## run 1
Design interpolation, start of the top module:
module interpolation (
    input           clk,
    input           RST,
    input           START,
    input   [5:0]   H0,
    input   [5:0]   V0,
    input   [3:0]   SW,
    input   [3:0]   SH,
    output          REN,
    input   [7:0]   R_DATA,
    output  [11:0]  ADDR,
    output  [7:0]   O_DATA,
    output          O_VALID
);
reg [5:0] reg_H0, reg_H0_next;
reg [5:0] reg_V0, reg_V0_next;
reg [3:0] reg_SW, reg_SW_next;
reg [3:0] reg_SH, reg_SH_next;
reg [11:0] reg_ADDR, reg_ADDR_next;
reg        output_valid, output_valid_next;  
reg        done, done_next;  
assign ADDR = reg_ADDR;
assign REN = 1'b0;
assign O_VALID = output_valid;
reg [9:0] width_sum, width_sum_next;
reg [9:0] height_sum, height_sum_next;
wire [5:0] X_lower, X_upper, Y_lower, Y_upper;
reg [5:0] last_y_row, last_y_row_next;  
reg x_divide, y_divide, x_divide_next, y_divide_next;
assign X_lower = width_sum[9:4];
assign X_upper = x_divide_next ? width_sum[9:4] : width_sum[9:4] + 1;
assign Y_lower = height_sum[9:4];
assign Y_upper = y_divide_next ? height_sum[9:4] : height_sum[9:4] + 1;
wire [5:0] next_X_lower, next_X_upper, next_Y_lower, next_Y_upper;
assign next_X_lower = width_sum_next[9:4];
  ...
For scale: ~110 flip-flops.
clock: 20.0 ns
lec_check: 0
abc_area: 1
cap_margin: 5
core_margin: 2
core_utilization: 70
cts_cluster_diameter: 95
setup_slack_margin: -0.49
slew_margin: 20
run.sh (not shown) runs the stock make flow with config.mk's settings and CLKGATE_MAP_FILE=.
STATUS run=run 1 STAGES=ALL_DONE FINAL_CHECKS=FAILED CAUSE=negative setup slack
The inputs of run 2 differ from those of run 1 as listed below.
- CTS_CLUSTER_DIAMETER no longer set, was 95
- ABC_AREA no longer set, was 1
- CAP_MARGIN now 20, was 5
- SETUP_SLACK_MARGIN no longer set, was -0.49
- CORE_UTILIZATION now 40, was 70
- the clock period (ns, I/O delays scaled along) now 42.4, was 20.0
Findings:
Run 2 has completed all stages; timing, DRC and antenna checks passed.
On run 2: net switching fraction of the power is 0.75 points lower than what run 1 gave.
Power density over cell area sits lower in run 2 than in run 1.
Diff run 2..run 1 | highest cell delay on the worst timing path | negligible
Run 1 -> run 2: width of the chip increased by more than a quarter
--- input diff run 2..run 3 ---
- CTS_CLUSTER_DIAMETER newly set to 226
- MAX_ROUTING_LAYER newly set to met4
- SLEW_MARGIN changed from 20 to 40
- the clock period (ns, I/O delays scaled along) changed from 42.4 to 32.0
### Flow results
For the number of optimization iterations in the first detailed-route pass, run 3 came in 3 higher than run 2 did.
Run 3 ended up with a higher part of the total power dissipated in combinational logic than run 2 did.
Of run 3 and run 2, it is run 3 that has the higher total power consumption of the routed design.
Non-clock buffer count grows by more than 10% when moving from run 2 to run 3.
Between run 3 and run 2, critical path arrival is lower for run 3, run 2 comes in above that.
Modified inputs, run 4 compared to run 3
- an added ABC_AREA of 1
- a deleted MAX_ROUTING_LAYER that had been met4
- a change of CORE_UTILIZATION from 40 to 67
- a deleted CTS_CLUSTER_DIAMETER that had been 226
- a change of SLEW_MARGIN from 40 to 20
- a change of the clock period (ns, I/O delays scaled along) from 32.0 to 33.6
Findings:
- When run 4 is set beside run 3, its routed metal-1 wire length turns out to be 690 µm smaller.
- Chip area in the Yosys report in run 4 is 260 µm² above run 3.
- Run 4: worst reg2reg path depth 4 above run 3
- Compared with run 3, in run 4 number of iterations in the first detailed-routing pass now sits lower; arrival time at the worst endpoint now sits higher.
- Run 4 went all the way through synthesis, placement and routing and the layout is clean on timing, DRC and antenna.
- Run 3 | status: complete | timing, DRC, antenna: pass
Setup changes, run 4 to run 5
- setting TNS_END_PERCENT to 15 for the first time
- setting CTS_CLUSTER_SIZE to 96 for the first time
- setting PLACE_DENSITY_LB_ADDON to 0.06 for the first time
- changing CORE_UTILIZATION from 67 to 68
- changing the clock period (ns, I/O delays scaled along) from 33.6 to 19.1
==> comparison <==
Diff run 4 and run 5: register share of the cell area lower in run 5. Run 5 completed end to end; final checks failed (negative setup slack). Lower net switching share of the total power among run 4 and run 5: run 4. data_y_upper[1][2] as the start point of the critical path was reported by run 5, and data_y_upper[0][4] by run 4. Run 4 leaves more setup margin than run 5. Floorplan-stage core utilization for run 5 is higher than for run 4. Run 5 vs. run 4: final-layout clock-cell area share went down by 0.32 points. In the tables for run 4 and run 5, number of buffers outside the clock class in the layout reads higher with run 5. On layout buffering overhead excluding clock cells: run 5 sits above run 4.

* * *

v23:
Starting RTL as in the previous note.
Settings: LEC_CHECK=0, ABC_AREA=0, CAP_MARGIN=40, CORE_ASPECT_RATIO=0.92, CORE_MARGIN=2, CORE_UTILIZATION=72, CTS_CLUSTER_DIAMETER=385, CTS_CLUSTER_SIZE=46, HOLD_SLACK_MARGIN=0.3, MAX_ROUTING_LAYER=met4, PLACE_DENSITY_LB_ADDON=0.05, SETUP_SLACK_MARGIN=1.59, SLEW_MARGIN=5; clock period 5.37 ns.
The log for v23 ends in 5_1_grt with error DPL-0038, so the run never completed.
## Diff of input files: v13 against v23
# v23
export LEC_CHECK = 0
export ABC_AREA = 0
export CAP_MARGIN = 40
export CORE_ASPECT_RATIO = 0.92
export CORE_MARGIN = 2
export CORE_UTILIZATION = 72
export CTS_CLUSTER_DIAMETER = 385
export CTS_CLUSTER_SIZE = 46
export HOLD_SLACK_MARGIN = 0.3
export MAX_ROUTING_LAYER = met4
export PLACE_DENSITY_LB_ADDON = 0.05
export SETUP_SLACK_MARGIN = 1.59
export SLEW_MARGIN = 5
create_clock -name core_clock -period 5.37 [get_ports {clk}]
# v13
export LEC_CHECK = 0
export ABC_AREA = 1
export CAP_MARGIN = 20
export CORE_MARGIN = 2
export CORE_UTILIZATION = 72
export CTS_CLUSTER_SIZE = 81
export PLACE_DENSITY = 0.67
export SETUP_SLACK_MARGIN = -0.34
export SLEW_MARGIN = 20
create_clock -name core_clock -period 17.9 [get_ports {clk}]
Results
Although v13 finished all stages, its layout failed final checks on negative setup slack.
Comparing v23 against v13, there is no change at all in number of I/O pins.
Relative to v23, chip area from the yosys synthesis statistics increased by 2.4% in v13.
In the reports for v23 and v13, the larger half-perimeter wire length after placement belongs to v23.
On v13: instance area after placement is about 2.6% lower than what v23 gave.
Against v23, die size in v13 came out worse.
Looking at area fraction in compound gates across v23 and v13, the one that comes out higher is v23.
From v23 to v13 the numbers moved as follows: mean instance size in the synthesized netlist decreased by about 15% relative to the old numbers, mux cell area share after synthesis went down 2.0 points.
## Diff of input files: v5 against v13
# v13
export LEC_CHECK = 0
export ABC_AREA = 1
export CAP_MARGIN = 20
export CORE_MARGIN = 2
export CORE_UTILIZATION = 72
export CTS_CLUSTER_SIZE = 81
export PLACE_DENSITY = 0.67
export SETUP_SLACK_MARGIN = -0.34
export SLEW_MARGIN = 20
create_clock -name core_clock -period 17.9 [get_ports {clk}]
# v5
export LEC_CHECK = 0
export ABC_AREA = 1
export CAP_MARGIN = 20
export CORE_MARGIN = 2
export CORE_UTILIZATION = 68
export SETUP_SLACK_MARGIN = -0.34
export SLEW_MARGIN = 20
create_clock -name core_clock -period 17.9 [get_ports {clk}]
==> results <==
Between v5 and v13, it is v5 whose data arrival time of the critical path is lower, by 530 ps. STATUS run=v5 STAGES=ALL_DONE FINAL_CHECKS=FAILED CAUSE=negative setup slack. v5 vs. v13: final cell count moved up, maximum single-stage delay on the critical path roughly the same.

* * *

interpolation again, from the RTL that the note above started with.
// interpolation
module interpolation (
    input           clk,
    input           RST,
    input           START,
    input   [5:0]   H0,
    input   [5:0]   V0,
    input   [3:0]   SW,
    input   [3:0]   SH,
    output          REN,
    input   [7:0]   R_DATA,
    output  [11:0]  ADDR,
    output  [7:0]   O_DATA,
    output          O_VALID
);
export LEC_CHECK = 0
export ABC_AREA = 1
export CAP_MARGIN = 20
export CELL_PAD_IN_SITES_DETAIL_PLACEMENT = 2
export CELL_PAD_IN_SITES_GLOBAL_PLACEMENT = 3
export CORE_MARGIN = 6
export CORE_UTILIZATION = 34
export CTS_CLUSTER_DIAMETER = 296
export CTS_CLUSTER_SIZE = 26
export GPL_ROUTABILITY_DRIVEN = 0
export GPL_TIMING_DRIVEN = 1
export MAX_ROUTING_LAYER = met4
export MIN_ROUTING_LAYER = met1
export SETUP_SLACK_MARGIN = 1.07
export SLEW_MARGIN = 15
export TNS_END_PERCENT = 35
create_clock -name core_clock -period 17.4 [get_ports {clk}]
The baseline finished but fails on negative setup slack.
Edit:
- CELL_PAD_IN_SITES_DETAIL_PLACEMENT: 2 -> default
- CORE_MARGIN: 6 -> 2
- CORE_UTILIZATION: 34 -> 40
- CTS_CLUSTER_DIAMETER: 296 -> 385
- GPL_TIMING_DRIVEN: 1 -> default
- MIN_ROUTING_LAYER: met1 -> met2
- PLACE_DENSITY: default -> 0.93
- SETUP_SLACK_MARGIN: 1.07 -> -0.32
What happened: The new run finished but fails on negative setup slack. Power decreases by a few percent. Global-route usage goes up by 13 points. Sequential share of layout area increases by 0.10 points. Worst hold slack barely changes. Non-clock buffer count goes up by 1. Utilization went up by 6.4 points.
Edit:
- CAP_MARGIN: 20 -> 30
- CELL_PAD_IN_SITES_DETAIL_PLACEMENT: default -> 2
- CORE_MARGIN: 2 -> 9
- CORE_UTILIZATION: 40 -> 34
- CTS_CLUSTER_DIAMETER: 385 -> 296
- GPL_TIMING_DRIVEN: default -> 1
- MAX_ROUTING_LAYER: met4 -> met5
- MIN_ROUTING_LAYER: met2 -> met1
- PLACE_DENSITY: 0.93 -> default
- PLACE_DENSITY_LB_ADDON: default -> 0.09
- SETUP_SLACK_MARGIN: -0.32 -> default
What happened: The changed run finished but fails on negative setup slack; design area increases by 2.1%; worst setup slack got worse by 0.021 ns; clock power went up by 14%; hold slack barely changes; clock skew hardly moves; die area is higher by 36%; global-route usage came out lower by 14 points; synthesized cell count does not change; wire length went up by 21%; synthesized area is unchanged; via count drops by 23%.
Edit:
- CAP_MARGIN: 30 -> 20
- CELL_PAD_IN_SITES_DETAIL_PLACEMENT: 2 -> default
- CELL_PAD_IN_SITES_GLOBAL_PLACEMENT: 3 -> default
- CORE_MARGIN: 9 -> 2
- CORE_UTILIZATION: 34 -> 72
- CTS_CLUSTER_DIAMETER: 296 -> default
- CTS_CLUSTER_SIZE: 26 -> default
- GPL_ROUTABILITY_DRIVEN: 0 -> default
- GPL_TIMING_DRIVEN: 1 -> default
- MAX_ROUTING_LAYER: met5 -> default
- MIN_ROUTING_LAYER: met1 -> default
- PLACE_DENSITY_LB_ADDON: 0.09 -> 0.24
- SLEW_MARGIN: 15 -> 20
- clock period: 17.4 -> 15.2 ns (I/O delays scaled with it)
Effect: The new run produced a layout that fails on negative setup slack. Non-clock buffer count shrinks by 11. Utilization went up by 45 points. Final area decreases by a few percent. Final cell count drops by roughly a tenth. Critical path depth fell by 3. Clock skew rises by 0.033 ns.
Power figures rest on the tool's default switching activity, not on a simulated workload.
